`design.v`:
```
module Mux2to1 #(
    parameter DATA_WIDTH = 32   
)(
    input [DATA_WIDTH-1:0] in0,   
    input [DATA_WIDTH-1:0] in1,   
    input sel,                    
    output reg [DATA_WIDTH-1:0] out  
);
    always @(*) begin
        out = (sel == 1'b0) ? in0 : in1;
    end
endmodule
module Adder (
    input  [31:0]  a,
    input  [31:0]  b, 
    output [31:0] out
);
	reg [31:0] result;
	always@(*) begin
		result = a + b;     
	end
	assign out = result;
endmodule
module pc_incrementer (
    input [31:0] pc_in,
    output [31:0] pc_out
);
    assign pc_out = pc_in + 32'd1;  
endmodule
module branch_mux (
    input branch_taken,           
    input [31:0] branch_address,  
    input [31:0] next_pc,         
    output reg [31:0] pc_out      
);
    always @(*) begin
        if (branch_taken) begin
            pc_out = branch_address;  
        end else begin
            pc_out = next_pc;         
        end
    end
endmodule
module program_counter (
    input clk,                 
    input reset,               
    input freeze,              
    input [31:0] next_address,  
    output reg [31:0] pc        
);
    always @(posedge clk or posedge reset) begin
        if (reset) begin
            pc <= 32'b0;  
        end else if (!freeze) begin
            pc <= next_address;  
        end
    end
endmodule
module IF_Stage (
    input clk,                      
    input rst,                      
    input freeze,                   
    input Branch_taken,             
    input [31:0] BranchAddr,        
    input [31:0] imem_data,         
    output [31:0] PC,               
    output [31:0] Instruction       
);
    wire [31:0] next_address;        
    wire [31:0] selected_address;    
    program_counter pc_module (
        .clk(clk),
        .reset(rst),
        .freeze(freeze & ~Branch_taken),  
        .next_address(selected_address),  
        .pc(PC)
    );
    pc_incrementer pc_inc (
        .pc_in(PC),
        .pc_out(next_address)
    );
    branch_mux branch_selector (
        .branch_taken(Branch_taken),
        .branch_address(BranchAddr),
        .next_pc(next_address),
        .pc_out(selected_address)
    );
    assign Instruction = imem_data;
endmodule
module IF_Stage_Reg (
    input clk,                      
    input rst,                      
    input freeze,                   
    input flush,                    
    input [31:0] PC_in,             
    input [31:0] Instruction_in,    
    output reg [31:0] PC,           
    output reg [31:0] Instruction   
);
    always @(posedge clk or posedge rst) begin
        if (rst) begin
            PC <= 32'b0;
            Instruction <= 32'b0;
        end else if (flush) begin
            PC <= 32'b0;
            Instruction <= 32'b0;
        end else if (!freeze) begin
            PC <= PC_in;
            Instruction <= Instruction_in;
        end
    end
endmodule
module ConditionCheck(
    input [3:0] condition,
    input [3:0] status,
    output reg result
);
    wire n, z, c, v;
    assign {z, c, n, v} = status;
always @(condition, n, z, c, v) begin
        result = 1'b0;
        case (condition)
            4'b0000: result = z;              
            4'b0001: result = ~z;             
            4'b0010: result = c;              
            4'b0011: result = ~c;             
            4'b0100: result = n;              
            4'b0101: result = ~n;             
            4'b0110: result = v;              
            4'b0111: result = ~v;             
            4'b1000: result = c & ~z;         
            4'b1001: result = ~c | z;         
            4'b1010: result = (n == v);       
            4'b1011: result = (n != v);       
            4'b1100: result = ~z & (n == v);  
            4'b1101: result = z & (n != v);   
            4'b1110: result = 1'b1;           
            default: result = 1'b0;
        endcase
    end
endmodule
module ControlUnit(
    input [1:0] mode,
    input [3:0] opcode,
    input sIn,
    output reg [3:0] aluCmd,
    output reg memRead, memWrite,
    output reg wbEn, branch, sOut
);
    always @(mode, opcode, sIn) begin
        aluCmd = 4'd0;
        {memRead, memWrite} = 2'd0;
        {wbEn, branch, sOut} = 3'd0;
        case (opcode)
            4'b1101: aluCmd = 4'b0001;  
            4'b1111: aluCmd = 4'b1001;  
            4'b0100: aluCmd = 4'b0010;  
            4'b0101: aluCmd = 4'b0011;  
            4'b0010: aluCmd = 4'b0100;  
            4'b0110: aluCmd = 4'b0101;  
            4'b0000: aluCmd = 4'b0110;  
            4'b1100: aluCmd = 4'b0111;  
            4'b0001: aluCmd = 4'b1000;  
            4'b1010: aluCmd = 4'b0100;  
            4'b1000: aluCmd = 4'b0110;  
            default: aluCmd = 4'b0001;
        endcase
        case (mode)
            2'b00: begin
                sOut = sIn;
                wbEn = (opcode == 4'b1010 || opcode == 4'b1000) ? 1'b0 : 1'b1;
            end
            2'b01: begin
                wbEn = sIn;
                memRead = sIn;
                memWrite = ~sIn;
            end
            2'b10: branch = 1'b1;
            default:;
        endcase
    end
endmodule
module RegisterFile (
    input clk, rst,
    input [3:0] src1, src2, Dest_wb,
    input [31:0] Result_WB,
    input writeBackEn,
    output [31:0] Val_Rn,Val_Rm 
);
    reg [31:0] register_array [15:0];
    assign Val_Rn = register_array[src1];
    assign Val_Rm = register_array[src2];
    integer i;
    always @(negedge clk) begin
        if (rst) begin
            for (i = 0; i < 16; i = i + 1) begin
                register_array[i] <= 32'b0;
            end
        end else if (writeBackEn) begin
            register_array[Dest_wb] <= Result_WB;
        end
    end
endmodule
module ID_Stage (
    input clk,                
    input rst,                
    input [31:0] Instruction,  
    input [31:0] Result_WB,    
    input writeBackEn,         
    input [3:0] Dest_wb,       
    input hazard,              
    input [3:0] SR,            
    output WB_EN,              
    output MEM_R_EN,           
    output MEM_W_EN,           
    output [3:0] EXE_CMD,      
    output [31:0] Val_Rn,      
    output [31:0] Val_Rm,      
    output imm,                
    output [11:0] Shift_operand,  
    output signed [23:0] Signed_imm_24,  
    output [3:0] Dest,         
    output [3:0] src1,         
    output [3:0] src2,         
    output B,
    output S,
    output Two_src             
);
    wire [3:0] cond_code;           
    wire [1:0] mode;                
    wire [3:0] opcode;              
    wire cond_result;               
    wire ctrl_wbEn, ctrl_memRead, ctrl_memWrite, ctrl_branch, ctrl_s;
    wire [3:0] reg_src2;            
    wire [3:0] ctrl_aluCmd;         
    wire cond_final;                
    assign cond_code = Instruction[31:28];
    assign mode = Instruction[27:26];
    assign opcode = Instruction[24:21];
    assign imm = Instruction[25];
    assign Shift_operand = Instruction[11:0];
    assign Signed_imm_24 = Instruction[23:0];
    assign Dest = Instruction[15:12];
    assign src1 = Instruction[19:16];
    assign Two_src = ~imm | ctrl_memWrite;
    ConditionCheck condition_check(
        .condition(cond_code),
        .status(SR),
        .result(cond_result)
    );
    ControlUnit control_unit(
        .mode(mode),
        .opcode(opcode),
        .sIn(Instruction[20]),
        .aluCmd(ctrl_aluCmd),
        .memRead(ctrl_memRead),
        .memWrite(ctrl_memWrite),
        .wbEn(ctrl_wbEn),
        .branch(ctrl_branch),
        .sOut(ctrl_s)
    );
    RegisterFile rf(
        .clk(clk),
        .rst(rst),
        .src1(Instruction[19:16]),
        .src2(reg_src2),
        .Dest_wb(Dest_wb),
        .Result_WB(Result_WB),
        .writeBackEn(writeBackEn),
        .Val_Rn(Val_Rn),
        .Val_Rm(Val_Rm)
    );
    Mux2to1 #(.DATA_WIDTH(4)) mux_regSrc2(
        .in0(Instruction[3:0]),
        .in1(Instruction[15:12]),
        .sel(ctrl_memWrite),
        .out(reg_src2)
    );
    assign cond_final = ~cond_result | hazard;
    assign src2 = reg_src2;
    Mux2to1 #(.DATA_WIDTH(9)) mux_ctrlSignals(
        .in0({ctrl_aluCmd, ctrl_memRead, ctrl_memWrite, ctrl_wbEn, ctrl_branch, ctrl_s}),
        .in1(9'd0),
        .sel(cond_final),
        .out({EXE_CMD, MEM_R_EN, MEM_W_EN, WB_EN, B, S})
    );
endmodule
module ID_Stage_Reg (
    input clk,                
    input rst,                
    input flush,              
    input WB_EN_IN,           
    input MEM_R_EN_IN,        
    input MEM_W_EN_IN,        
    input B_in,               
    input S_in,               
    input [3:0] EXE_CMD_IN,   
    input [31:0] PC_IN,       
    input [31:0] Val_Rn_IN,   
    input [31:0] Val_Rm_IN,   
    input imm_IN,             
    input signed [11:0] Shift_operand_IN,  
    input [23:0] Signed_imm_24_IN,         
    input [3:0] Dest_IN,      
    input [3:0] SR_in,
    output reg WB_EN,         
    output reg MEM_R_EN,      
    output reg MEM_W_EN,      
    output reg [3:0] EXE_CMD,  
    output reg [31:0] PC,     
    output reg [31:0] Val_Rn,  
    output reg [31:0] Val_Rm,  
    output reg imm,           
    output reg [11:0] Shift_operand,  
    output reg [23:0] Signed_imm_24,  
    output reg [3:0] Dest,     
    output reg B_out,
    output reg S_out,
    output reg [3:0] SR_out
);
    always @(posedge clk or posedge rst) begin
        if (rst) begin
            WB_EN <= 1'b0;
            MEM_R_EN <= 1'b0;
            MEM_W_EN <= 1'b0;
            B_out <= 1'b0;
            S_out <= 1'b0;
            EXE_CMD <= 4'b0;
            PC <= 32'b0;
            Val_Rn <= 32'b0;
            Val_Rm <= 32'b0;
            imm <= 1'b0;
            Shift_operand <= 12'b0;
            Signed_imm_24 <= 24'b0;
            Dest <= 4'b0;
            SR_out <= 4'b0;
        end else if (flush) begin
            WB_EN <= 1'b0;
            MEM_R_EN <= 1'b0;
            MEM_W_EN <= 1'b0;
            B_out <= 1'b0;
            S_out <= 1'b0;
            EXE_CMD <= 4'b0;
            PC <= 32'b0;
            Val_Rn <= 32'b0;
            Val_Rm <= 32'b0;
            imm <= 1'b0;
            Shift_operand <= 12'b0;
            Signed_imm_24 <= 24'b0;
            Dest <= 4'b0;
            SR_out <= 4'b0;
        end else begin
            WB_EN <= WB_EN_IN;
            MEM_R_EN <= MEM_R_EN_IN;
            MEM_W_EN <= MEM_W_EN_IN;
            B_out <= B_in;
            S_out <= S_in;
            EXE_CMD <= EXE_CMD_IN;
            PC <= PC_IN;
            Val_Rn <= Val_Rn_IN;
            Val_Rm <= Val_Rm_IN;
            imm <= imm_IN;
            Shift_operand <= Shift_operand_IN;
            Signed_imm_24 <= Signed_imm_24_IN;
            Dest <= Dest_IN;
            SR_out <= SR_in;
        end
    end
endmodule
module Val2_Generator
(
    input       [11:0]    shifter_operand,
    input                           imm, is_for_memory,
    input   [31:0]       val_Rm,
    output reg [31:0]   val2_out
);
    reg [31:0]  _32bit_immd_temp;
    always @(*) begin
        _32bit_immd_temp = {24'b0, shifter_operand[7:0]};
        if(is_for_memory == 1'b1)
            val2_out = {20'b0, shifter_operand};
        else if(imm == 1'b1) begin
            val2_out = (_32bit_immd_temp >> {shifter_operand[11:8], 1'b0}) |
                       (_32bit_immd_temp << (6'd32 - {shifter_operand[11:8], 1'b0}));
        end
        else begin
            case (shifter_operand[6:5])
                00: begin
                    val2_out = val_Rm << shifter_operand[11:7];
                end
                01: begin
                    val2_out = val_Rm >> shifter_operand[11:7];
                end
                10: begin
                    val2_out = val_Rm >>> shifter_operand[11:7];
                end
                11: begin
                    val2_out = (val_Rm >> shifter_operand[11:7]) |
                               (val_Rm << (6'd32 - shifter_operand[11:7]));
                end
                default:begin
                    val2_out = val_Rm << shifter_operand[11:7];
                end
            endcase
        end
    end
endmodule
module ALU
(
    input       [31:0]   val1, val2,
    input                           carry,
    input       [3:0]               EX_command,
    output  [31:0]   res,
    output  [3:0]               SR
);
    reg V1, C1;
    wire N1, Z1;
    reg [32:0] temp_res;
    assign res = temp_res[31:0];
    assign SR = {Z1, C1, N1, V1};
    assign N1 = res[31];
    assign Z1 = |res ? 0:1;
    always @(*) begin
        V1 = 1'b0;
        C1 = 1'b0;
        case (EX_command)
            4'b0001: begin
                temp_res = val2;
            end
            4'b1001: begin
                temp_res = ~val2;
            end
            4'b0010: begin
                temp_res = val1 + val2;
                C1 = temp_res[32];
                V1 = (val1[31] ~^ val2[31]) & (temp_res[31] ^ val1[31]);
            end
            4'b0011: begin
                temp_res = val1 + val2 + carry;
                C1 = temp_res[32];
                V1 = (val1[31] ~^ val2[31]) & (temp_res[31] ^ val1[31]);
            end
            4'b0100: begin
                temp_res = {val1[31], val1} - {val2[31], val2};
                C1 = temp_res[32];
                V1 = (val1[31] ^ val2[31]) & (temp_res[31] ^ val1[31]);
            end
            4'b0101: begin
                temp_res = val1 - val2 - {31'b0,~carry}; 
                C1 = temp_res[32];
                V1 = (val1[31] ^ val2[31]) & (temp_res[31] ^ val1[31]);
            end
            4'b0110: begin
                temp_res = val1 & val2;
            end
            4'b0111: begin
                temp_res = val1 | val2;
            end
            4'b1000: begin
                temp_res = val1 ^ val2;
            end
            4'b1100: begin
                temp_res = {val1[31], val1} - {val2[31], val2};
                C1 = temp_res[32];
                V1 = (val1[31] ^ val2[31]) & (temp_res[31] ^ val1[31]);
            end
            4'b1110: begin
                temp_res = val1 & val2;
            end
            4'b1010: begin
                temp_res = val1 + val2;
            end
            4'b1010: begin
                temp_res = val1 - val2;
            end
            default:
                temp_res = 32'b0;
        endcase
    end
endmodule
module EXE_Stage
(
  input                    clk,
  input                    rst,
  input  [31:0] pc_in,
  input  [23:0] signed_immediate,
  input  [3:0] EX_command,
  input  [3:0] SR_in,
  input  [11:0] shifter_operand,
  input  [3:0] dst_in,
  input  mem_read_in, mem_write_in, imm, WB_en_in, B_in,
  input  [31:0] val_Rn_in, val_Rm_in,
  output [3:0] dst_out,
  output [3:0] SR_out,
  output [31:0] ALU_res,
  output [31:0] val_Rm_out,
  output [31:0] branch_address,
  output mem_read_out, mem_write_out, WB_en_out, B_out,
  output [31:0] pc 
);
  wire [31:0] val2;
  wire is_for_memory;
  Adder Adder_Inst(
    .a(pc_in + 1'b1),
    .b({{(8){signed_immediate[23]}}, signed_immediate}),
    .out(branch_address)
  );
  wire [31:0] alu_src1;
  wire [31:0] alu_src2;
  Val2_Generator Val2_Generator_Inst(
    .val_Rm(val_Rm_in),
    .shifter_operand(shifter_operand),
    .imm(imm),
    .is_for_memory(is_for_memory),
    .val2_out(val2)
	);
  ALU ALU_Inst(
    .val1(val_Rn_in),
    .val2(val2),
    .EX_command(EX_command),
    .carry(SR_in[2]),
    .res(ALU_res),
    .SR(SR_out)
  );
  assign is_for_memory = mem_read_in | mem_write_in;
  assign pc = pc_in;
  assign dst_out = dst_in;
	assign mem_read_out = mem_read_in;
	assign mem_write_out = mem_write_in;
  assign WB_en_out = WB_en_in;
  assign B_out = B_in;
  assign val_Rm_out = val_Rm_in;
endmodule
module EXE_Stage_Reg
(
  input                    clk,
  input                    rst,
  input  [31:0] pc_in,
  input  [3:0] dst_in,
  input  mem_read_in, mem_write_in, WB_en_in,
  input  [31:0] val_Rm_in,
  input [31:0] ALU_res_in,
  output reg [3:0] dst_out,
  output reg [31:0] ALU_res_out,
  output reg [31:0] val_Rm_out,
  output reg mem_read_out, mem_write_out, WB_en_out,
  output reg [31:0] pc 
);
always @(posedge clk, posedge rst) begin
    if(rst) begin
      pc <= 0;
      dst_out <=  0;
      ALU_res_out <= 0;
      val_Rm_out <= 0;
      mem_read_out <= 0;
      mem_write_out <= 0;
      WB_en_out <= 0;
    end
    else begin
      pc <= pc_in;
      dst_out <= dst_in;
      ALU_res_out <= ALU_res_in;
      val_Rm_out <= val_Rm_in;
      mem_read_out <= mem_read_in;
      mem_write_out <= mem_write_in;
      WB_en_out <= WB_en_in;
    end
end
endmodule
module MEM_Reg
(
    input                       clk,
    input                       rst,
    input [3:0] dst,
    input [31:0] ALU_res,
    input [31:0] mem,
    input mem_read, WB_en,
    output reg [3:0] dst_out,
    output reg [31:0] ALU_res_out,
    output reg [31:0] mem_out,
    output reg mem_read_out, WB_en_out
);
always @(posedge clk, posedge rst) begin
    if(rst) begin
        dst_out <= 0;
        ALU_res_out <= 0;
        mem_out <= 0;
        mem_read_out <= 0;
        WB_en_out <= 0;
    end
    else begin
        dst_out <= dst;
        ALU_res_out <= ALU_res;
        mem_out <= mem;
        mem_read_out <= mem_read;
        WB_en_out <= WB_en;
    end
end
endmodule
module WB_Stage
(
    input                    clk,
    input                    rst,
    input [3:0] dst,
    input [31:0] ALU_res,
    input [31:0] mem,
    input mem_read, WB_en,
    output [3:0] WB_Dest,
    output WB_en_out,
    output [31:0] WB_Value
);
assign WB_Dest = dst;
assign WB_en_out = WB_en;
Mux2to1 #(.DATA_WIDTH(32)) MUX_2_to_1_Reg_File (
		.in0(ALU_res), .in1(mem),
		.sel(mem_read),
		.out(WB_Value)
	);
endmodule
module Status_Reg
(
    input            clk,
    input            rst,
    input            load,
    input      [3:0] status_in,
    output reg [3:0] status
);
    always @(negedge clk or posedge rst) begin
  if(rst) begin
    status <= 0;
  end  
  else if(load) begin
    status <= status_in;
  end
  else begin
    status <= status;
  end    
 end
endmodule
module HazardUnit(
    input [3:0] rn, rdm,
    input twoSrc,
    input [3:0] destEx, destMem,
    input wbEnEx, wbEnMem,  
    output reg hazard
);
   always @(*) begin
        hazard = 1'b0;
        if (wbEnEx) begin
            if ((rn == destEx) || (twoSrc && (rdm == destEx))) begin
                hazard = 1'b1;
            end
        end
        if (wbEnMem) begin
            if ((rn == destMem) || (twoSrc && (rdm == destMem))) begin
                hazard = 1'b1;
            end
        end
    end
endmodule
module arm_core (
    input         clk,
    input         rst,
    output [7:0]  imem_addr,
    input  [31:0] imem_data,
    output [5:0]  dmem_addr,
    output [31:0] dmem_wdata,
    output        dmem_we,
    input  [31:0] dmem_rdata,
    output        wb_en,
    output [3:0]  wb_dest,
    output [31:0] wb_value
);
  wire [31:0] IF_stage_pc_out;
  wire [31:0] IF_stage_instruction_out;
  wire [31:0] branch_address;
  wire EXE_stage_B_out;
  wire hazard_detected;
  IF_Stage IF_Stage_Inst (
    .clk(clk),
    .rst(rst),
    .freeze(hazard_detected),
    .Branch_taken(EXE_stage_B_out),
    .BranchAddr(branch_address),
    .imem_data(imem_data),
    .PC(IF_stage_pc_out),
    .Instruction(IF_stage_instruction_out)
  );
  assign imem_addr = IF_stage_pc_out[7:0];
  wire [31:0] IF_reg_pc_out;
  wire [31:0] IF_reg_instruction_out;
  IF_Stage_Reg IF_Reg_Inst (
    .clk(clk),
    .rst(rst),
    .freeze(hazard_detected),
    .flush(EXE_stage_B_out),
    .PC_in(IF_stage_pc_out),
    .Instruction_in(IF_stage_instruction_out),
    .PC(IF_reg_pc_out),
    .Instruction(IF_reg_instruction_out)
  );
  wire [3:0]  ID_stage_reg_file_dst;
  wire [3:0]  ID_stage_reg_file_src1, ID_stage_reg_file_src2;
  wire [31:0] ID_stage_val_Rn, ID_stage_val_Rm;
  wire [23:0] ID_stage_signed_immediate;
  wire [11:0] ID_stage_shifter_operand;
  wire [3:0]  ID_stage_EX_command_out;
  wire [3:0]  status;
  wire ID_stage_mem_read_out, ID_stage_mem_write_out, ID_stage_WB_en_out,
       ID_stage_Imm_out, ID_stage_B_out, ID_stage_SR_update_out;
  wire [3:0]  WB_Stage_dst_out;
  wire [31:0] WB_Value;
  wire WB_Stage_WB_en_out;
  wire has_src1;
  ID_Stage ID_Stage_Inst (
    .clk(clk),
    .rst(rst),
    .hazard(hazard_detected),
    .Instruction(IF_reg_instruction_out),
    .Dest_wb(WB_Stage_dst_out),
    .Result_WB(WB_Value),
    .writeBackEn(WB_Stage_WB_en_out),
    .SR(status),
    .Dest(ID_stage_reg_file_dst),
    .Val_Rn(ID_stage_val_Rn), .Val_Rm(ID_stage_val_Rm),
    .Signed_imm_24(ID_stage_signed_immediate),
    .Shift_operand(ID_stage_shifter_operand),
    .EXE_CMD(ID_stage_EX_command_out),
    .MEM_R_EN(ID_stage_mem_read_out), .MEM_W_EN(ID_stage_mem_write_out),
    .WB_EN(ID_stage_WB_en_out),
    .imm(ID_stage_Imm_out),
    .B(ID_stage_B_out),
    .S(ID_stage_SR_update_out),
    .Two_src(has_src1),
    .src1(ID_stage_reg_file_src1),
    .src2(ID_stage_reg_file_src2)
  );
  wire [31:0] ID_reg_pc_out;
  wire [3:0]  ID_reg_reg_file_dst_out;
  wire [31:0] ID_reg_val_Rn_out, ID_reg_val_Rm_out;
  wire [23:0] ID_reg_signed_immediate_out;
  wire [11:0] ID_reg_shifter_operand_out;
  wire [3:0]  ID_reg_SR_out, ID_reg_EX_command_out;
  wire ID_reg_mem_read_out, ID_reg_mem_write_out, ID_reg_WB_en_out,
       ID_reg_Imm_out, ID_reg_B_out, ID_reg_SR_update_out;
  ID_Stage_Reg ID_Reg_Inst (
    .clk(clk),
    .rst(rst),
    .flush(EXE_stage_B_out),
    .PC_IN(IF_reg_pc_out),
    .Dest_IN(ID_stage_reg_file_dst),
    .Val_Rn_IN(ID_stage_val_Rn), .Val_Rm_IN(ID_stage_val_Rm),
    .Signed_imm_24_IN(ID_stage_signed_immediate),
    .Shift_operand_IN(ID_stage_shifter_operand),
    .EXE_CMD_IN(ID_stage_EX_command_out),
    .MEM_R_EN_IN(ID_stage_mem_read_out), .MEM_W_EN_IN(ID_stage_mem_write_out),
    .WB_EN_IN(ID_stage_WB_en_out),
    .imm_IN(ID_stage_Imm_out),
    .B_in(ID_stage_B_out),
    .S_in(ID_stage_SR_update_out),
    .PC(ID_reg_pc_out),
    .Dest(ID_reg_reg_file_dst_out),
    .Val_Rn(ID_reg_val_Rn_out), .Val_Rm(ID_reg_val_Rm_out),
    .Signed_imm_24(ID_reg_signed_immediate_out),
    .Shift_operand(ID_reg_shifter_operand_out),
    .EXE_CMD(ID_reg_EX_command_out),
    .MEM_R_EN(ID_reg_mem_read_out), .MEM_W_EN(ID_reg_mem_write_out),
    .WB_EN(ID_reg_WB_en_out),
    .imm(ID_reg_Imm_out),
    .B_out(ID_reg_B_out),
    .S_out(ID_reg_SR_update_out),
    .SR_in(status),
    .SR_out(ID_reg_SR_out)
  );
  wire [31:0] EXE_stage_pc_out;
  wire [3:0]  EXE_stage_reg_file_dst_out;
  wire [31:0] EXE_stage_val_Rm_out;
  wire [3:0]  EXE_stage_SR_out;
  wire [31:0] ALU_res;
  wire EXE_stage_mem_read_out, EXE_stage_mem_write_out, EXE_stage_WB_en_out;
  EXE_Stage EXE_Stage_Inst (
    .clk(clk),
    .rst(rst),
    .pc_in(ID_reg_pc_out),
    .signed_immediate(ID_reg_signed_immediate_out),
    .EX_command(ID_reg_EX_command_out),
    .SR_in(ID_reg_SR_out),
    .shifter_operand(ID_reg_shifter_operand_out),
    .dst_in(ID_reg_reg_file_dst_out),
    .mem_read_in(ID_reg_mem_read_out), .mem_write_in(ID_reg_mem_write_out),
    .imm(ID_reg_Imm_out),
    .WB_en_in(ID_reg_WB_en_out),
    .B_in(ID_reg_B_out),
    .val_Rn_in(ID_reg_val_Rn_out), .val_Rm_in(ID_reg_val_Rm_out),
    .dst_out(EXE_stage_reg_file_dst_out),
    .SR_out(EXE_stage_SR_out),
    .ALU_res(ALU_res),
    .val_Rm_out(EXE_stage_val_Rm_out),
    .branch_address(branch_address),
    .mem_read_out(EXE_stage_mem_read_out), .mem_write_out(EXE_stage_mem_write_out),
    .WB_en_out(EXE_stage_WB_en_out),
    .B_out(EXE_stage_B_out),
    .pc(EXE_stage_pc_out)
  );
  wire [31:0] EXE_reg_pc_out;
  wire [3:0]  EXE_reg_dst_out;
  wire [31:0] EXE_reg_ALU_res_out;
  wire [31:0] EXE_reg_val_Rm_out;
  wire EXE_reg_mem_read_out, EXE_reg_mem_write_out, EXE_reg_WB_en_out;
  EXE_Stage_Reg EXE_Reg_Inst (
    .clk(clk),
    .rst(rst),
    .pc_in(EXE_stage_pc_out),
    .dst_in(EXE_stage_reg_file_dst_out),
    .mem_read_in(EXE_stage_mem_read_out), .mem_write_in(EXE_stage_mem_write_out),
    .WB_en_in(EXE_stage_WB_en_out),
    .val_Rm_in(EXE_stage_val_Rm_out),
    .ALU_res_in(ALU_res),
    .dst_out(EXE_reg_dst_out),
    .ALU_res_out(EXE_reg_ALU_res_out),
    .val_Rm_out(EXE_reg_val_Rm_out),
    .mem_read_out(EXE_reg_mem_read_out), .mem_write_out(EXE_reg_mem_write_out),
    .WB_en_out(EXE_reg_WB_en_out),
    .pc(EXE_reg_pc_out)
  );
  wire [31:0] Mem_Stage_mem_out;
  assign dmem_addr  = EXE_reg_ALU_res_out[7:2];
  assign dmem_wdata = EXE_reg_val_Rm_out;
  assign dmem_we    = EXE_reg_mem_write_out;
  assign Mem_Stage_mem_out = EXE_reg_mem_read_out ? dmem_rdata : 32'b0;
  wire [3:0]  Mem_Reg_dst_out;
  wire [31:0] Mem_Reg_ALU_res_out;
  wire [31:0] Mem_Reg_mem_out;
  wire Mem_Reg_read_out, Mem_Reg_WB_en_out;
  MEM_Reg Mem_Reg_Inst (
    .clk(clk),
    .rst(rst),
    .dst(EXE_reg_dst_out),
    .ALU_res(EXE_reg_ALU_res_out),
    .mem(Mem_Stage_mem_out),
    .mem_read(EXE_reg_mem_read_out),
    .WB_en(EXE_reg_WB_en_out),
    .dst_out(Mem_Reg_dst_out),
    .ALU_res_out(Mem_Reg_ALU_res_out),
    .mem_out(Mem_Reg_mem_out),
    .mem_read_out(Mem_Reg_read_out),
    .WB_en_out(Mem_Reg_WB_en_out)
  );
  WB_Stage WB_Stage_Inst (
    .clk(clk),
    .rst(rst),
    .dst(Mem_Reg_dst_out),
    .ALU_res(Mem_Reg_ALU_res_out),
    .mem(Mem_Reg_mem_out),
    .mem_read(Mem_Reg_read_out),
    .WB_en(Mem_Reg_WB_en_out),
    .WB_Dest(WB_Stage_dst_out),
    .WB_en_out(WB_Stage_WB_en_out),
    .WB_Value(WB_Value)
  );
  assign wb_en    = WB_Stage_WB_en_out;
  assign wb_dest  = WB_Stage_dst_out;
  assign wb_value = WB_Value;
  Status_Reg Status_Reg_Inst (
    .clk(clk),
    .rst(rst),
    .load(ID_reg_SR_update_out),
    .status_in(EXE_stage_SR_out),
    .status(status)
  );
  HazardUnit Hazard_Detection_Unit_Inst (
    .rn(ID_stage_reg_file_src1),
    .rdm(ID_stage_reg_file_src2),
    .destEx(ID_reg_reg_file_dst_out),
    .destMem(EXE_reg_dst_out),
    .wbEnEx(ID_reg_WB_en_out),
    .wbEnMem(EXE_reg_WB_en_out),
    .twoSrc(has_src1),
    .hazard(hazard_detected)
  );
endmodule
```
`run.sh`:
```
#!/bin/bash
# the make line also repeats each setting of config.mk as NAME=value (left out here)
make -C /OpenROAD-flow-scripts/flow DESIGN_CONFIG=/design/flow/config.mk WORK_HOME=/design/flow/orfs CLKGATE_MAP_FILE= finish
```
`config.mk`:
```
export PLATFORM = sky130hd
export DESIGN_NAME = arm_core
export DESIGN_NICKNAME = arm_core
export VERILOG_FILES = /design/flow/design.v
export SDC_FILE = /design/flow/constraint.sdc
export NUM_CORES = 4
export LEC_CHECK = 0
export ABC_AREA = 1
export CAP_MARGIN = 0
export CELL_PAD_IN_SITES_DETAIL_PLACEMENT = 1
export CELL_PAD_IN_SITES_GLOBAL_PLACEMENT = 1
export CORE_MARGIN = 7
export CORE_UTILIZATION = 44
export HOLD_SLACK_MARGIN = 0.01
export MAX_ROUTING_LAYER = met4
export MIN_ROUTING_LAYER = met2
export PLACE_DENSITY = 0.6
export SLEW_MARGIN = 20
```
`constraint.sdc`:
```
create_clock -name core_clock -period 13.7 [get_ports {clk}]
set_input_delay 2.7400 -clock core_clock [delete_from_list [all_inputs] [get_ports {clk}]]
set_output_delay 2.7400 -clock core_clock [all_outputs]
set_load 0.01 [all_outputs]
```
==> results of run 1 <==
-- metal layers --
metal	GRT overflow	GRT usage, %
met1	-	-
met2	825	87.4
met3	2880	102
met4	507	65.0
met5	-	-
-- through the flow --
step / std cells / hold WS [ns] / worst slack, ns / utilization [%]
2_1_floorplan: 7112 / 0.331 / 1.03 / -
3_3_place_gp: 8666 / 0.333 / 0.463 / 47.7
3_5_place_dp: 8666 / 0.345 / 0.464 / 47.7
4_1_cts: 9348 / 0.360 / 0.292 / 52.1
==> results.py, run 1 <==
# Generated from Yosys and OpenROAD reports
metrics = {
    "placement": {
        "postPlaceCellArea_um2": 56500,
        "dpl.hpwl_mm": 201,
        "routabilityCongestion": 1.20,
        "portBuffers": 149,
    },
    "clock_tree": {
        "cts_resized": 0,
        "cts_setup_buffers": 0,
        "cts_max_path_buffers": 3,
        "ctsHtreeMaxLevel": 3,
        "cts_buffers": 91,
        "root_buffer": "clkbuf_16",
        "cts_hold_buffers": 0,
        "cts.sinks": 804,
    },
    "logic_synthesis": {
        "yosysWarnings": 17,
        "ys_cells": 7112,
        "flop_cell": "edfxtp_1",
        "fa_ha_area_share_pct": 4.06,
        "ys_sh_aoi_pct": 16.1,
        "ys.flops": 804,
        "floorplan.nets": 7346,
        "async_flop_share_pct": 36.3,
        "ys_sh_simple_pct": 27.0,
        "avgSynthCellArea_um2": 7.41,
        "synth-xor-area-share_pct": 0.385,
        "mux_share_pct": 0.0403,
        "topCombFamilyByArea": "simple AND/OR/NAND/NOR gates",
        "synthCells": 7112,
        "synth.cells.most_frequent": "nand2_1, nor2_1, inv_1",
        "yosys.cell_types.count": 63,
        "netlist_area_um2": 52700,
        "most_common_cell": "nand2_1",
        "synth-area-yosys_um2": 52700,
        "synthTopCellsByArea": "edfxtp_1, dfrtp_1, nand2_1",
        "netlist.area_leader.share_pct": 29.2,
        "synth-edff-count": 512,
        "yosysTopAreaCell": "edfxtp_1",
        "synth_seq_share_pct": 43.0,
    },
    "floorplanning": {
        "die_w_um": 360,
        "fp.dieH_um": 360,
        "ios": 150,
        "die_area_um2": 130000,
        "fp-row-count": 126,
        "fp_util_pct": 44.5,
        "core_area_um2": 118000,
    },
    "grt": {
        "grt_remaining_overflow": 4212,
        "grtUsageTotal_pct": 87.3,
    },
    "status": {
        "error": "[ERROR GRT-0116] Global routing finished with congestion. Check the congestion regions in the DRC Viewer.",
        "status": "did not finish",
        "stop_stage": "global routing",
    },
}
==> inputs of run 2 (changes only) <==
ABC_AREA = unset   (was 1)
CAP_MARGIN = 20   (was 0)
CELL_PAD_IN_SITES_GLOBAL_PLACEMENT = unset   (was 1)
CORE_MARGIN = 2   (was 7)
CORE_UTILIZATION = 40   (was 44)
CTS_CLUSTER_SIZE = 61   (was unset)
GPL_ROUTABILITY_DRIVEN = 1   (was unset)
GPL_TIMING_DRIVEN = 1   (was unset)
HOLD_SLACK_MARGIN = unset   (was 0.01)
MAX_ROUTING_LAYER = unset   (was met4)
MIN_ROUTING_LAYER = unset   (was met2)
PLACE_DENSITY = unset   (was 0.6)
SETUP_SLACK_MARGIN = 3.66   (was unset)
clock period = 17.1 ns   (was 13.7 ns; I/O delays follow)
==> results.py, run 2 <==
# Generated from Yosys and OpenROAD reports
metrics = {
    "status": {
        "status": "no timing/DRC/antenna violations",
    },
    "setup_path": {
        "crit_arrival_ns": 7.47,
        "cp_max_fo": 44,
        "critPathMaxStageDelay_ns": 0.59,
        "critical_path_required_ns": 9.21,
        "r2r_cells": 23,
        "cp_num_cells": 23,
        "cp_num_buf_inv": 3,
        "critPathSlowestCell": "or4b_4",
        "worstSetupEndpointType": "flop",
        "crit_path_start": "ID_Reg_Inst.Signed_imm_24[10]",
        "crit_chain": "buf_4, buf_12, nor2b_1, nand2_1, nand3_1, o2111ai_1, nand4_1, buf_4, nand2_1, ha_4, and4_1, and3_1, a21boi_4, nor4_1, a2111o_1, or4b_4, or3_4, nand4b_1, xor2_1, a21boi_1, nand4b_1, or4_4, o41ai_2",
        "timing.rr.end": "Status_Reg_Inst.status[3]",
        "path_delay_family": "simple AND/OR/NAND/NOR gates",
        "ff2ff_setup_slack_ns": 1.74,
        "startpoint_type": "flop",
        "crit_type": "flop to flop",
        "worstSetupEndpoint": "Status_Reg_Inst.status[3]",
        "r2r-start": "ID_Reg_Inst.Signed_imm_24[10]",
    },
    "detailed_routing": {
        "drt_iter0_markers": 6317,
        "drc_errors": 0,
        "vias": 50000,
        "wire_per_inst_um": 33.4,
        "drt_wl_total_mm": 254,
        "viasPerCell": 6.58,
        "first_pass_iters": 5,
        "drtAntennaViolNets": 0,
    },
    "clock_tree": {
        "clk_pin_slew_worst_paths_ns": 0.06,
        "clock_latency_ns": 0.74,
        "ctsHtreeMaxLevel": 3,
        "cts_tree": "built",
        "cts_buffers": 93,
        "cts_max_path_buffers": 3,
        "cts_hold_buffers": 0,
        "cts.sinks": 804,
        "root_buffer": "clkbuf_16",
    },
    "timing": {
        "setup_viol": 0,
        "hold_slack_ns": 0.348,
        "finalHoldViolCount": 0,
        "clock_skew_ns": 0.0770,
        "fin_tns_setup_ns": 0,
        "slew_viol_final": 0,
        "worst_slack_ns": 1.74,
        "rsz0062_at_grt": "true",
        "tightestPinTransition_ns": 1.10,
        "maxSlewHeadroom_pct": 24.9,
    },
    "logic_synthesis": {
        "synth_seq_share_pct": 44.1,
        "synthTopCellsByArea": "edfxtp_1, dfrtp_1, mux4_2",
        "most_common_cell": "nor2_1",
        "fa_ha_area_share_pct": 4.28,
        "synth-xor-area-share_pct": 2.18,
        "yosys.cell_types.count": 112,
        "async_flop_share_pct": 36.3,
        "netlist.area_leader.share_pct": 29.9,
        "floorplan.nets": 5400,
        "avgSynthCellArea_um2": 9.95,
        "yosysWarnings": 17,
        "yosysTopAreaCell": "edfxtp_1",
        "ys_cells": 5166,
        "flop_cell": "edfxtp_1",
        "synth.cells.most_frequent": "nor2_1, nand2_1, edfxtp_1",
        "ys.flops": 804,
        "synth-edff-count": 512,
        "mux_share_pct": 11.6,
        "topCombFamilyByArea": "simple AND/OR/NAND/NOR gates",
        "ys_sh_simple_pct": 17.3,
        "synth-area-yosys_um2": 51400,
        "synthCells": 5166,
        "netlist_area_um2": 51400,
        "ys_sh_aoi_pct": 15.9,
    },
    "floorplanning": {
        "ios": 150,
        "die_area_um2": 131000,
        "die_w_um": 363,
        "fp-row-count": 131,
        "fp.dieH_um": 363,
        "core_area_um2": 128000,
        "fp_util_pct": 40.3,
    },
    "placement": {
        "portBuffers": 149,
        "routabilityCongestion": 1.07,
        "dp_slack_ns": 0.727,
        "dpl.hpwl_mm": 158,
    },
    "cells_and_area": {
        "area_delta_synth_final_pct": 25.2,
        "final_nets": 6089,
    },
    "worst_hold_path": {
        "hold_depth": 0,
        "min-delay-path-class": "flop to flop",
        "min_from": "EXE_Reg_Inst.ALU_res_out[0]",
        "min_to": "Mem_Reg_Inst.ALU_res_out[0]",
    },
    "grt": {
        "antenna_found_initial": 15,
        "grt_max_degree": 179,
        "grtUsageTotal_pct": 37.4,
        "grt_pass1_vias": 52300,
        "grt_pass1_wl_mm": 359,
        "grt_remaining_overflow": 0,
    },
    "flow_run": {
        "warnings": 650,
        "max_cap_viol_count": 0,
    },
}
==> run 2: repair_timing <==
action,in CTS,in global routing
pin swaps,54,76
gates resized,298,170
endpoints found under the setup margin,995,281
setup buffers,73,71
gates cloned,7,8
==> run 2: metal layers <==
| layer | GRT usage [%] | part of all wire [%] | vias to the layer above | wire [um] |
|---|---|---|---|---|
| met5 | 0 | 0.026 | - | 66 |
| met3 | 8.94 | 11 | 1000 | 26900 |
| met1 | 46.6 | 37 | 25200 | 94600 |
| li1 | - | - | 20400 | - |
| met2 | 58.4 | 45 | 3462 | 113000 |
| met4 | 24.1 | 7.4 | 10 | 18900 |
==> run 2: layout make-up <==
type / count / area (um2)
clock inverter: 580 / 2670
fill: 14000 / 63100
tap: 1662 / 2080
clock buffer: 106 / 2490
sequential: 804 / 22700
timing repair buffer: 488 / 4600
inverter: 180 / 719
antenna: 6 / 15.0
multi-input combinational: 3776 / 29100
==> run 2: through the flow <==
| step | util (%) | area [um2] | instances |
|---|---|---|---|
| after CTS | 49.2 | 62700 | 7516 |
| after global placement | 43.5 | 55500 | 6751 |
| final | 50.5 | 64400 | 7602 |
| after floorplan | - | 51900 | 5166 |
| after global routing | 50.5 | 64400 | 7596 |
| after detailed placement | 43.5 | 55500 | 6751 |
==> inputs of run 3 (changes only) <==
ABC_AREA = 1   (was unset)
CELL_PAD_IN_SITES_DETAIL_PLACEMENT = unset   (was 1)
CORE_UTILIZATION = 69   (was 40)
CTS_CLUSTER_SIZE = unset   (was 61)
GPL_ROUTABILITY_DRIVEN = unset   (was 1)
GPL_TIMING_DRIVEN = unset   (was 1)
PLACE_DENSITY = 0.6   (was unset)
SETUP_SLACK_MARGIN = unset   (was 3.66)
clock period = 17.5 ns   (was 17.1 ns; I/O delays follow)
==> results.py, run 3 <==
# Generated from Yosys and OpenROAD reports
metrics = {
    "logic_synthesis": {
        "ys_sh_aoi_pct": 16.1,
        "synth.cells.most_frequent": "nand2_1, nor2_1, inv_1",
        "synthCells": 7112,
        "mux_share_pct": 0.0403,
        "async_flop_share_pct": 36.3,
        "topCombFamilyByArea": "simple AND/OR/NAND/NOR gates",
        "synth-xor-area-share_pct": 0.385,
        "ys.flops": 804,
        "floorplan.nets": 7346,
        "yosys.cell_types.count": 63,
        "synthTopCellsByArea": "edfxtp_1, dfrtp_1, nand2_1",
        "netlist.area_leader.share_pct": 29.2,
        "synth_seq_share_pct": 43.0,
        "netlist_area_um2": 52700,
        "flop_cell": "edfxtp_1",
        "synth-area-yosys_um2": 52700,
        "ys_sh_simple_pct": 27.0,
        "most_common_cell": "nand2_1",
        "avgSynthCellArea_um2": 7.41,
        "yosysWarnings": 17,
        "yosysTopAreaCell": "edfxtp_1",
        "ys_cells": 7112,
        "synth-edff-count": 512,
        "fa_ha_area_share_pct": 4.06,
    },
    "floorplanning": {
        "fp_util_pct": 69.5,
        "die_area_um2": 78600,
        "core_area_um2": 75800,
        "fp-row-count": 101,
        "ios": 150,
        "fp.dieH_um": 280,
        "die_w_um": 280,
    },
    "clock_tree": {
        "cts_buffers": 83,
        "cts.sinks": 804,
        "cts_setup_buffers": 0,
        "cts_hold_buffers": 0,
        "root_buffer": "clkbuf_16",
        "ctsHtreeMaxLevel": 3,
        "cts_resized": 0,
        "cts_max_path_buffers": 3,
    },
    "placement": {
        "dpl.hpwl_mm": 155,
        "portBuffers": 149,
        "routabilityCongestion": 1.11,
    },
    "status": {
        "stop_stage": "global routing",
        "error": "[ERROR GRT-0116] Global routing finished with congestion. Check the congestion regions in the DRC Viewer.",
        "status": "did not finish",
    },
    "grt": {
        "grtUsageTotal_pct": 79.2,
        "grt_remaining_overflow": 93,
    },
}
## run 3: routing by layer
metal,GRT overflow,GRT usage (%)
met1,1,80.7
met2,42,92.3
met3,3,66.9
met4,46,76.0
met5,1,41.6
## run 3: per-stage QoR
| stage | cells | worst slack [ns] | instance area, um2 |
|---|---|---|---|
| 2_1_floorplan | 7112 | 0.838 | 52700 |
| 3_3_place_gp | 7902 | 2.28 | 54500 |
| 3_5_place_dp | 7902 | 2.20 | 54500 |
| 4_1_cts | 8566 | 1.97 | 59600 |
==> inputs of run 4 (changes only) <==
CORE_UTILIZATION = 58   (was 69)
SETUP_SLACK_MARGIN = 3.1   (was unset)
TNS_END_PERCENT = 5   (was unset)
clock period = 10.4 ns   (was 17.5 ns; I/O delays follow)
==> results.py, run 4 <==
# Generated from Yosys and OpenROAD reports
metrics = {
    "status": {
        "status": "did not finish",
        "stop_stage": "global routing",
        "error": "[ERROR GRT-0232] Routing congestion too high. Check the congestion heatmap in the GUI.",
    },
    "floorplanning": {
        "ios": 150,
        "die_w_um": 305,
        "die_area_um2": 93300,
        "fp-row-count": 110,
        "core_area_um2": 90000,
        "fp_util_pct": 58.6,
        "fp.dieH_um": 305,
    },
    "logic_synthesis": {
        "yosys.cell_types.count": 63,
        "ys_sh_aoi_pct": 16.1,
        "ys_sh_simple_pct": 27.0,
        "ys.flops": 804,
        "avgSynthCellArea_um2": 7.41,
        "ys_cells": 7112,
        "synth-edff-count": 512,
        "yosysWarnings": 17,
        "async_flop_share_pct": 36.3,
        "flop_cell": "edfxtp_1",
        "synth_seq_share_pct": 43.0,
        "synth-area-yosys_um2": 52700,
        "mux_share_pct": 0.0403,
        "fa_ha_area_share_pct": 4.06,
        "synthCells": 7112,
        "topCombFamilyByArea": "simple AND/OR/NAND/NOR gates",
        "synth.cells.most_frequent": "nand2_1, nor2_1, inv_1",
        "floorplan.nets": 7346,
        "netlist.area_leader.share_pct": 29.2,
        "netlist_area_um2": 52700,
        "yosysTopAreaCell": "edfxtp_1",
        "synth-xor-area-share_pct": 0.385,
        "most_common_cell": "nand2_1",
        "synthTopCellsByArea": "edfxtp_1, dfrtp_1, nand2_1",
    },
    "clock_tree": {
        "root_buffer": "clkbuf_16",
        "cts.sinks": 804,
        "cts_max_path_buffers": 3,
        "cts_buffers": 84,
        "ctsHtreeMaxLevel": 3,
    },
    "placement": {
        "dpl.cell_count": 8668,
        "dpl.hpwl_mm": 167,
        "routabilityCongestion": 1.06,
        "portBuffers": 149,
    },
    "grt": {
        "grt_remaining_overflow": 472,
        "grtUsageTotal_pct": 81.9,
    },
}
## run 4: repair_timing
item	in CTS
setup buffers	44
gates resized	280
cloned	17
pin swaps	63
hold buffers	0
setup endpoints to repair	1039
## run 4: per-stage QoR
stage	hold slack (ns)	cell area [um2]	worst slack, ns	utilization, %
after floorplan	0.331	52900	0.667	-
after global placement	0.331	59500	0.0672	66.1
after detailed placement	0.335	59500	0.0301	66.1
after CTS	0.350	66100	0.350	73.5
## run 4: metal layers
| metal | track usage [%] | overflow |
|---|---|---|
| met5 | 56.8 | 11 |
| met4 | 77.0 | 107 |
| met3 | 71.6 | 75 |
| met2 | 92.6 | 193 |
| met1 | 83.6 | 86 |
==> inputs of run 5 (changes only) <==
CELL_PAD_IN_SITES_GLOBAL_PLACEMENT = 1   (was unset)
CORE_MARGIN = 9   (was 2)
CORE_UTILIZATION = 62   (was 58)
CTS_CLUSTER_DIAMETER = 257   (was unset)
GPL_ROUTABILITY_DRIVEN = 1   (was unset)
PLACE_DENSITY = unset   (was 0.6)
PLACE_DENSITY_LB_ADDON = 0.14   (was unset)
SETUP_SLACK_MARGIN = 4.66   (was 3.1)
TNS_END_PERCENT = 35   (was 5)
clock period = 20.1 ns   (was 10.4 ns; I/O delays follow)
==> results.py, run 5 <==
# Generated from Yosys and OpenROAD reports
metrics = {
    "floorplanning": {
        "fp.dieH_um": 310,
        "die_w_um": 310,
        "fp_util_pct": 62.8,
        "die_area_um2": 95800,
        "fp-row-count": 106,
        "core_area_um2": 84000,
    },
    "logic_synthesis": {
        "yosysTopAreaCell": "edfxtp_1",
        "synth-area-yosys_um2": 52700,
        "yosys.cell_types.count": 63,
        "synth-edff-count": 512,
        "async_flop_share_pct": 36.3,
        "ys_sh_simple_pct": 27.0,
        "fa_ha_area_share_pct": 4.06,
        "netlist_area_um2": 52700,
        "synthCells": 7112,
        "avgSynthCellArea_um2": 7.41,
        "yosysWarnings": 17,
        "synth_seq_share_pct": 43.0,
        "synthTopCellsByArea": "edfxtp_1, dfrtp_1, nand2_1",
        "ys.flops": 804,
        "topCombFamilyByArea": "simple AND/OR/NAND/NOR gates",
        "ys_cells": 7112,
        "floorplan.nets": 7346,
        "ys_sh_aoi_pct": 16.1,
        "synth.cells.most_frequent": "nand2_1, nor2_1, inv_1",
        "flop_cell": "edfxtp_1",
        "netlist.area_leader.share_pct": 29.2,
        "synth-xor-area-share_pct": 0.385,
        "mux_share_pct": 0.0403,
        "most_common_cell": "nand2_1",
    },
    "status": {
        "status": "did not finish",
        "stop_stage": "global placement without I/O",
        "error": "[ERROR FLW-0024] Place density exceeds 1.0 (current PLACE_DENSITY_LB_ADDON =  0.14). Please check if the value of  PLACE_DENSITY_LB_ADDON is between 0 and 0.99.",
    },
}
==> inputs of run 6 (changes only) <==
ABC_AREA = unset   (was 1)
CELL_PAD_IN_SITES_DETAIL_PLACEMENT = 1   (was unset)
CELL_PAD_IN_SITES_GLOBAL_PLACEMENT = unset   (was 1)
CORE_ASPECT_RATIO = 1.34   (was unset)
CORE_MARGIN = 2   (was 9)
CORE_UTILIZATION = 40   (was 62)
CTS_CLUSTER_DIAMETER = unset   (was 257)
GPL_TIMING_DRIVEN = 0   (was unset)
MAX_ROUTING_LAYER = met5   (was unset)
MIN_ROUTING_LAYER = met1   (was unset)
PLACE_DENSITY_LB_ADDON = unset   (was 0.14)
SETUP_SLACK_MARGIN = 2.88   (was 4.66)
SLEW_MARGIN = 35   (was 20)
TNS_END_PERCENT = unset   (was 35)
clock period = 11.1 ns   (was 20.1 ns; I/O delays follow)
==> results.py, run 6 <==
# Generated from Yosys and OpenROAD reports
metrics = {
    "status": {
        "status": "complete, but fails checks",
        "failed_checks": "negative setup slack",
    },
    "logic_synthesis": {
        "netlist.area_leader.share_pct": 29.9,
        "floorplan.nets": 5400,
        "yosys.cell_types.count": 112,
        "most_common_cell": "nor2_1",
        "flop_cell": "edfxtp_1",
        "netlist_area_um2": 51400,
        "synth.cells.most_frequent": "nor2_1, nand2_1, edfxtp_1",
        "yosysWarnings": 17,
        "synth-xor-area-share_pct": 2.18,
        "synthCells": 5166,
        "yosysTopAreaCell": "edfxtp_1",
        "mux_share_pct": 11.6,
        "topCombFamilyByArea": "simple AND/OR/NAND/NOR gates",
        "synth-area-yosys_um2": 51400,
        "fa_ha_area_share_pct": 4.28,
        "synthTopCellsByArea": "edfxtp_1, dfrtp_1, mux4_2",
        "ys_sh_simple_pct": 17.3,
        "ys_sh_aoi_pct": 15.9,
        "avgSynthCellArea_um2": 9.95,
        "ys.flops": 804,
        "async_flop_share_pct": 36.3,
        "synth_seq_share_pct": 44.1,
        "synth-edff-count": 512,
        "ys_cells": 5166,
    },
    "placement": {
        "dpl.cell_count": 7021,
        "dpl.hpwl_mm": 209,
        "portBuffers": 149,
        "routabilityCongestion": 1.03,
    },
    "floorplanning": {
        "ios": 150,
        "fp_util_pct": 40.2,
        "fp.dieH_um": 419,
        "core_area_um2": 128000,
        "fp-row-count": 152,
        "die_w_um": 314,
        "die_area_um2": 131000,
    },
    "clock_tree": {
        "cts.sinks": 804,
        "root_buffer": "clkbuf_16",
        "ctsHtreeMaxLevel": 3,
        "cts_buffers": 84,
        "clock_latency_ns": 0.74,
        "cts_max_path_buffers": 3,
        "cts_tree": "built",
        "clk_pin_slew_worst_paths_ns": 0.08,
    },
    "timing": {
        "worst_slack_ns": -1.81,
        "maxSlewHeadroom_pct": 14.0,
        "finalHoldViolCount": 0,
        "hold_slack_ns": 0.343,
        "setup_viol": 4,
        "slew_viol_final": 0,
        "rsz0062_at_grt": "true",
        "tightestPinTransition_ns": 1.28,
        "clock_skew_ns": 0.0653,
    },
    "grt": {
        "grt_max_degree": 114,
        "grt_remaining_overflow": 0,
        "grt_pass1_wl_mm": 386,
        "grt_pass1_vias": 54100,
        "antenna_found_initial": 15,
        "grtUsageTotal_pct": 41.2,
    },
    "detailed_routing": {
        "drt_wl_total_mm": 285,
        "drc_errors": 0,
        "wire_per_inst_um": 36.1,
        "drt_iter0_markers": 4840,
        "first_pass_iters": 6,
        "drtAntennaViolNets": 0,
        "viasPerCell": 6.48,
        "vias": 51200,
    },
    "cells_and_area": {
        "final_nets": 6360,
        "area_delta_synth_final_pct": 28.7,
        "regArea_um2": 22700,
        "n_fill_cell": 14100,
        "fin_cells": 7899,
        "logic_area_um2": 29400,
    },
    "flow_run": {
        "max_cap_viol_count": 0,
        "warnings": 638,
    },
    "setup_path": {
        "critPathMaxStageDelay_ns": 0.74,
        "r2r_cells": 25,
        "path_delay_family": "AND-OR/OR-AND gates",
        "critPathSlowestCell": "dfrtp_1",
        "startpoint_type": "flop",
        "crit_arrival_ns": 8.03,
        "cp_max_fo": 10,
        "worstSetupEndpoint": "Status_Reg_Inst.status[3]",
        "cp_num_buf_inv": 4,
        "cp_num_cells": 25,
        "r2r-start": "ID_Reg_Inst.MEM_R_EN",
        "ff2ff_setup_slack_ns": -1.81,
        "critical_path_required_ns": 6.22,
        "worstSetupEndpointType": "flop",
        "crit_type": "flop to flop",
        "timing.rr.end": "Status_Reg_Inst.status[3]",
        "crit_path_start": "ID_Reg_Inst.MEM_R_EN",
    },
    "worst_hold_path": {
        "hold_depth": 0,
        "min_to": "Mem_Reg_Inst.ALU_res_out[11]",
        "min-delay-path-class": "flop to flop",
        "min_from": "EXE_Reg_Inst.ALU_res_out[11]",
    },
}
run 6: per-stage QoR:
step                setup slack, ns  area (um2)  TNS [ns]  utilization (%)
floorplan                    -0.698       52200     -1.36                -
global placement              -5.75       55800    -19.00             43.7
detailed placement            -4.87       56100    -16.26             43.9
CTS                           -1.61       64800     -4.83             50.7
global route                  -1.89       66200     -6.06             51.8
finish                        -1.81       66200     -5.69             51.8
run 6: layer usage:
metal  vias up  GRT usage (%)  routed length (um)
met4        12           37.3               34100
met5         -         0.0373                  78
met1     25600           43.1               94100
met2      3247           69.7              135000
met3      1357           8.56               21600
li1      20900              -                   -
run 6: cell type report:
cell class / count / area share, %
clock inverters: 570 / 3.92
clock buffers: 98 / 3.40
plain buffers: 416 / 4.22
multi-input cells: 3782 / 44.4
inverters: 180 / 1.12
repair buffers: 346 / 5.36
flip-flops and latches: 804 / 34.3
diodes: 9 / 0.0340
well taps: 1694 / 3.20
run 6: what timing repair did:
item                                    4_1_cts  5_1_grt
endpoints found under the hold margin         0        0
setup buffers                               137       38
endpoints found under the setup margin     1055     1029
hold buffers                                  0        0
gates resized                               568      171
gates cloned                                  9       17
pin swaps                                   109       49
==> inputs of run 7 (changes only) <==
CELL_PAD_IN_SITES_DETAIL_PLACEMENT = unset   (was 1)
CORE_ASPECT_RATIO = unset   (was 1.34)
CORE_UTILIZATION = 69   (was 40)
GPL_ROUTABILITY_DRIVEN = unset   (was 1)
GPL_TIMING_DRIVEN = unset   (was 0)
MAX_ROUTING_LAYER = unset   (was met5)
MIN_ROUTING_LAYER = unset   (was met1)
SETUP_SLACK_MARGIN = -0.56   (was 2.88)
SLEW_MARGIN = 20   (was 35)
clock period = 7.74 ns   (was 11.1 ns; I/O delays follow)
==> results.py, run 7 <==
# Generated from Yosys and OpenROAD reports
metrics = {
    "grt": {
        "grt_remaining_overflow": 1415,
        "grtUsageTotal_pct": 94.7,
    },
    "clock_tree": {
        "cts_buffers": 85,
        "ctsHtreeMaxLevel": 3,
        "cts_hold_buffers": 0,
        "root_buffer": "clkbuf_16",
        "cts_max_path_buffers": 3,
        "cts.sinks": 804,
    },
    "logic_synthesis": {
        "synth-xor-area-share_pct": 2.18,
        "ys_sh_simple_pct": 17.3,
        "synth-area-yosys_um2": 51400,
        "ys_sh_aoi_pct": 15.9,
        "synth_seq_share_pct": 44.1,
        "ys.flops": 804,
        "async_flop_share_pct": 36.3,
        "netlist_area_um2": 51400,
        "yosysWarnings": 17,
        "mux_share_pct": 11.6,
        "yosys.cell_types.count": 112,
        "yosysTopAreaCell": "edfxtp_1",
        "netlist.area_leader.share_pct": 29.9,
        "synth-edff-count": 512,
        "most_common_cell": "nor2_1",
        "synthTopCellsByArea": "edfxtp_1, dfrtp_1, mux4_2",
        "synthCells": 5166,
        "ys_cells": 5166,
        "synth.cells.most_frequent": "nor2_1, nand2_1, edfxtp_1",
        "flop_cell": "edfxtp_1",
        "fa_ha_area_share_pct": 4.28,
        "floorplan.nets": 5400,
        "topCombFamilyByArea": "simple AND/OR/NAND/NOR gates",
        "avgSynthCellArea_um2": 9.95,
    },
    "placement": {
        "dp_slack_ns": -3.07,
        "portBuffers": 149,
        "routabilityCongestion": 1.18,
        "postPlaceCellArea_um2": 62100,
        "dpl.cell_count": 7011,
        "dpl.hpwl_mm": 162,
    },
    "floorplanning": {
        "ios": 150,
        "fp.dieH_um": 277,
        "core_area_um2": 74100,
        "die_w_um": 277,
        "fp_util_pct": 69.4,
        "die_area_um2": 76700,
        "fp-row-count": 100,
    },
    "status": {
        "error": "[ERROR GRT-0116] Global routing finished with congestion. Check the congestion regions in the DRC Viewer.",
        "stop_stage": "global routing",
        "status": "did not finish",
    },
}
## run 7: through the flow
step / hold WS [ns]
floorplan: 0.331
global placement: 0.333
detailed placement: 0.336
CTS: 0.336
## run 7: per-layer routing
layer / GRT usage [%] / overflow
met1: 93.2 / 121
met3: 89.2 / 206
met5: 76.7 / 31
met2: 101 / 553
met4: 97.1 / 504
## run 7: repair_timing
item	4_1_cts
setup endpoints to repair	4
cloned	1
resized	130
buffers inserted	35
pin swaps	37
==> inputs of run 8 (changes only) <==
CORE_UTILIZATION = 66   (was 69)
CTS_CLUSTER_SIZE = 15   (was unset)
HOLD_SLACK_MARGIN = -0.08   (was unset)
MAX_ROUTING_LAYER = met4   (was unset)
SETUP_SLACK_MARGIN = -0.42   (was -0.56)
TNS_END_PERCENT = 5   (was unset)
clock period = 10.8 ns   (was 7.74 ns; I/O delays follow)
==> results.py, run 8 <==
# Generated from Yosys and OpenROAD reports
metrics = {
    "status": {
        "status": "did not finish",
        "stop_stage": "global routing",
        "error": "[ERROR GRT-0116] Global routing finished with congestion. Check the congestion regions in the DRC Viewer.",
    },
    "logic_synthesis": {
        "async_flop_share_pct": 36.3,
        "synth.cells.most_frequent": "nor2_1, nand2_1, edfxtp_1",
        "synth-xor-area-share_pct": 2.18,
        "floorplan.nets": 5400,
        "yosys.cell_types.count": 112,
        "netlist.area_leader.share_pct": 29.9,
        "synth_seq_share_pct": 44.1,
        "ys_sh_simple_pct": 17.3,
        "flop_cell": "edfxtp_1",
        "netlist_area_um2": 51400,
        "ys_sh_aoi_pct": 15.9,
        "ys.flops": 804,
        "synth-area-yosys_um2": 51400,
        "fa_ha_area_share_pct": 4.28,
        "synthCells": 5166,
        "avgSynthCellArea_um2": 9.95,
        "yosysWarnings": 17,
        "mux_share_pct": 11.6,
        "most_common_cell": "nor2_1",
        "ys_cells": 5166,
        "synthTopCellsByArea": "edfxtp_1, dfrtp_1, mux4_2",
        "synth-edff-count": 512,
        "yosysTopAreaCell": "edfxtp_1",
        "topCombFamilyByArea": "simple AND/OR/NAND/NOR gates",
    },
    "clock_tree": {
        "cts.sinks": 804,
        "root_buffer": "clkbuf_16",
        "cts_max_path_buffers": 3,
        "cts_hold_buffers": 0,
        "cts_buffers": 85,
        "ctsHtreeMaxLevel": 3,
    },
    "floorplanning": {
        "die_w_um": 283,
        "fp_util_pct": 66.5,
        "ios": 150,
        "fp.dieH_um": 283,
        "die_area_um2": 80100,
        "core_area_um2": 77300,
        "fp-row-count": 102,
    },
    "placement": {
        "portBuffers": 149,
        "dp_slack_ns": -1.98,
        "dpl.hpwl_mm": 157,
        "routabilityCongestion": 1.19,
    },
    "grt": {
        "grtUsageTotal_pct": 83.9,
        "grt_remaining_overflow": 9,
    },
}
[run 8: per-layer routing]
| metal | overflow | global-route usage [%] |
|---|---|---|
| met5 | - | - |
| met4 | 6 | 79.4 |
| met3 | 0 | 73.9 |
| met2 | 3 | 92.8 |
| met1 | 0 | 84.6 |
[run 8: through the flow]
step / TNS (ns) / area, um2 / std cells / hold slack [ns]
4_1_cts: -3.73 / 66400 / 7634 / 0.349
2_1_floorplan: -3.84 / 51400 / 5166 / 0.331
3_5_place_dp: -6.44 / 60700 / 6942 / 0.336
3_3_place_gp: -5.91 / 60700 / 6942 / 0.333
[run 8: what timing repair did]
item                                    CTS
pin swaps                                37
endpoints found under the setup margin    4
setup buffers                            26
gates cloned                              2
resized                                 153
==> inputs of run 9 (changes only) <==
CORE_UTILIZATION = 58   (was 66)
CTS_CLUSTER_DIAMETER = 29   (was unset)
CTS_CLUSTER_SIZE = unset   (was 15)
HOLD_SLACK_MARGIN = unset   (was -0.08)
MAX_ROUTING_LAYER = unset   (was met4)
SETUP_SLACK_MARGIN = 2.33   (was -0.42)
clock period = 11.5 ns   (was 10.8 ns; I/O delays follow)
==> results.py, run 9 <==
# Generated from Yosys and OpenROAD reports
metrics = {
    "status": {
        "status": "did not finish",
        "stop_stage": "global routing",
        "error": "[ERROR GRT-0232] Routing congestion too high. Check the congestion heatmap in the GUI.",
    },
    "floorplanning": {
        "ios": 150,
        "die_area_um2": 91000,
        "fp_util_pct": 58.4,
        "fp.dieH_um": 302,
        "die_w_um": 302,
        "fp-row-count": 109,
        "core_area_um2": 88100,
    },
    "logic_synthesis": {
        "synth_seq_share_pct": 44.1,
        "topCombFamilyByArea": "simple AND/OR/NAND/NOR gates",
        "fa_ha_area_share_pct": 4.28,
        "ys_sh_simple_pct": 17.3,
        "async_flop_share_pct": 36.3,
        "avgSynthCellArea_um2": 9.95,
        "yosys.cell_types.count": 112,
        "ys.flops": 804,
        "netlist.area_leader.share_pct": 29.9,
        "ys_cells": 5166,
        "synth-xor-area-share_pct": 2.18,
        "synth.cells.most_frequent": "nor2_1, nand2_1, edfxtp_1",
        "synthTopCellsByArea": "edfxtp_1, dfrtp_1, mux4_2",
        "ys_sh_aoi_pct": 15.9,
        "yosysWarnings": 17,
        "flop_cell": "edfxtp_1",
        "synth-edff-count": 512,
        "mux_share_pct": 11.6,
        "netlist_area_um2": 51400,
        "synthCells": 5166,
        "most_common_cell": "nor2_1",
        "synth-area-yosys_um2": 51400,
        "floorplan.nets": 5400,
        "yosysTopAreaCell": "edfxtp_1",
    },
    "grt": {
        "grtUsageTotal_pct": 82.7,
        "grt_remaining_overflow": 356,
    },
    "clock_tree": {
        "cts_hold_buffers": 0,
        "cts_max_path_buffers": 3,
        "cts_buffers": 150,
        "ctsHtreeMaxLevel": 4,
        "cts.sinks": 804,
        "root_buffer": "clkbuf_16",
    },
    "placement": {
        "portBuffers": 149,
        "dpl.hpwl_mm": 162,
        "routabilityCongestion": 1.09,
        "dpl.cell_count": 7092,
    },
}
==> run 9: metal layers <==
layer	overflow	track usage, %
met2	152	93.2
met3	49	74.2
met4	108	76.9
met5	5	53.1
met1	42	84.3
==> run 9: what timing repair did <==
| action | CTS |
|---|---|
| setup endpoints to repair | 1028 |
| pin swaps | 51 |
| setup buffers | 31 |
| resized | 155 |
==> run 9: metrics by stage <==
| stage | setup WS, ns | instance area (um2) | TNS [ns] |
|---|---|---|---|
| 2_1_floorplan | -0.558 | 51600 | -1.10 |
| 3_3_place_gp | -1.24 | 61300 | -4.39 |
| 3_5_place_dp | -1.28 | 61300 | -4.61 |
| 4_1_cts | -1.06 | 69500 | -2.83 |
